lagoon:
// as2650
module as2650(
	input reset,
	output [12:0] adr,
	input [7:0] dbus_in,
	output [7:0] dbus_out,
	output oeb,
	output rw,
	output opreq,
	output wrp,
	output m_io,
	output d_c,
	input sense,
	output flag,
	input clk
);
	reg [7:0] r0;
	reg [7:0] r123[2:0];
	reg [7:0] r123_2[2:0];
	reg [14:0] pc;
	reg [7:0] psu;
	reg [7:0] psl;
	reg [7:0] ins_reg;
	reg [14:0] stack[7:0];
	reg [7:0] cycle;
	reg halted;
	reg [7:0] holding_reg;
	reg [7:0] addr_buff;
	reg [1:0] idx_ctrl;
	assign flag = psu[6];
	reg r_opreq;
	assign opreq = r_opreq;
	reg r_rw;
	assign rw = r_rw;
	reg [12:0] r_addr;
	assign adr = r_addr;
	reg r_m_io;
	assign m_io = r_m_io;
	reg r_d_c;
	assign d_c = r_d_c;
	reg r_wrp;
	assign wrp = r_wrp;
	reg [7:0] b_buf;
	assign oeb = r_rw ? 0 : 1;
	assign dbus_out = b_buf;
	wire [7:0] instr_reg = ins_reg[1:0] == 0 ? r0 : (psl[4] ? r123_2[ins_reg[1:0] - 1] : r123[ins_reg[1:0] - 1]);
	wire [7:0] instr_reg_p1 = instr_reg + 1;
	wire [7:0] instr_reg_m1 = instr_reg - 1;
	wire [14:0] branch_addr = pc + (dbus_in[6:0] >= 64 ? -(64 - (dbus_in[6:0] - 64)) : dbus_in[6:0]);
	wire carry = psl[0];
	wire overflow = psl[2];
	wire [7:0] rrr = psl[3] ? {carry, instr_reg[7:1]} : {instr_reg[0], instr_reg[7:1]};
  ...
Size: ~3600 cells after synthesis, ~280 flip-flops, about 39 I/O pins.
==> flow/config.mk <==
export PLATFORM = sky130hd
export DESIGN_NAME = as2650
export DESIGN_NICKNAME = as2650
export VERILOG_FILES = /design/flow/design.v
export SDC_FILE = /design/flow/constraint.sdc
export NUM_CORES = 4
export LEC_CHECK = 0
export CAP_MARGIN = 15
export CELL_PAD_IN_SITES_DETAIL_PLACEMENT = 0
export CELL_PAD_IN_SITES_GLOBAL_PLACEMENT = 0
export CORE_ASPECT_RATIO = 1.08
export CORE_MARGIN = 2
export CORE_UTILIZATION = 63
export CTS_CLUSTER_DIAMETER = 28
export HOLD_SLACK_MARGIN = -0.08
export MAX_ROUTING_LAYER = met4
export SETUP_SLACK_MARGIN = -0.03
export SLEW_MARGIN = 20
export TNS_END_PERCENT = 5
==> flow/constraint.sdc <==
create_clock -name core_clock -period 4.95 [get_ports {clk}]
set_input_delay 0.9900 -clock core_clock [delete_from_list [all_inputs] [get_ports {clk}]]
set_output_delay 0.9900 -clock core_clock [all_outputs]
set_load 0.01 [all_outputs]
run.sh (not shown) runs the stock make flow with config.mk's settings and CLKGATE_MAP_FILE=.
lagoon | ERROR | global routing
### lagoon -> garnet
# lagoon
export LEC_CHECK = 0
export CAP_MARGIN = 15
export CELL_PAD_IN_SITES_DETAIL_PLACEMENT = 0
export CELL_PAD_IN_SITES_GLOBAL_PLACEMENT = 0
export CORE_ASPECT_RATIO = 1.08
export CORE_MARGIN = 2
export CORE_UTILIZATION = 63
export CTS_CLUSTER_DIAMETER = 28
export HOLD_SLACK_MARGIN = -0.08
export MAX_ROUTING_LAYER = met4
export SETUP_SLACK_MARGIN = -0.03
export SLEW_MARGIN = 20
export TNS_END_PERCENT = 5
create_clock -name core_clock -period 4.95 [get_ports {clk}]
# garnet
export LEC_CHECK = 0
export CAP_MARGIN = 20
export CORE_MARGIN = 2
export CORE_UTILIZATION = 40
export SLEW_MARGIN = 20
create_clock -name core_clock -period 4.14 [get_ports {clk}]
Findings:
- The runs compared here, lagoon and garnet, all ended either early or with open violations.
- garnet vs. lagoon: count of standard-cell rows climbed 17; total CTS buffers dropped about 45%; area after detailed placement climbed 12%.
> inputs changed (garnet -> violet)
# garnet
export LEC_CHECK = 0
export CAP_MARGIN = 20
export CORE_MARGIN = 2
export CORE_UTILIZATION = 40
export SLEW_MARGIN = 20
create_clock -name core_clock -period 4.14 [get_ports {clk}]
# violet
export LEC_CHECK = 0
export ABC_AREA = 1
export CAP_MARGIN = 20
export CELL_PAD_IN_SITES_GLOBAL_PLACEMENT = 2
export CORE_MARGIN = 2
export CORE_UTILIZATION = 50
export MIN_ROUTING_LAYER = met2
export SLEW_MARGIN = 20
create_clock -name core_clock -period 8.0 [get_ports {clk}]
Notes after the runs:
Min count of mapped cells out of synthesis across garnet and violet: garnet
In violet the area fraction in and, or, nand and nor cells after synthesis turned out 8.7 points higher than in garnet.
On floorplan die area: between garnet and violet, it ends up higher for garnet.
On cell count in the Yosys report, the lower figure sits with garnet, not violet.
Higher multiplexer share of the synthesized area goes to garnet over violet.
The fraction of registers with async set or reset after synthesis of garnet and that of violet are within noise of each other.
violet failed in global placement without I/O with GPL-0301.
Synthesized chip area reported by yosys: higher on violet
Summary of violet over garnet: post-synthesis sequential area ratio dropped 0.74 points, synthesized area went up 2.8%.
The following lists how raven was set up differently from violet:
# violet
export LEC_CHECK = 0
export ABC_AREA = 1
export CAP_MARGIN = 20
export CELL_PAD_IN_SITES_GLOBAL_PLACEMENT = 2
export CORE_MARGIN = 2
export CORE_UTILIZATION = 50
export MIN_ROUTING_LAYER = met2
export SLEW_MARGIN = 20
create_clock -name core_clock -period 8.0 [get_ports {clk}]
# raven
export LEC_CHECK = 0
export CAP_MARGIN = 20
export CORE_MARGIN = 2
export CORE_UTILIZATION = 40
export SLEW_MARGIN = 20
create_clock -name core_clock -period 7.24 [get_ports {clk}]
[summary]
Compared with violet, placeable core region in raven increased by more than 10%.
raven vs. violet: area fraction in full adders, half adders and majority gates increased by 0.26 points relative to the old numbers; horizontal die size increased about 10%; net count entering floorplan dropped 904.
Summary of raven over violet: effective utilization at floorplan has decreased; number of standard cells after synthesis has decreased; post-synthesis share of cell area spent on xor and xnor gates has increased; total die size has increased; number of distinct library cells after synthesis has increased.
Comparing violet and raven, the lower cell count in the Yosys report was measured on raven.
raven: all stages complete, timing, DRC and antenna checks passed
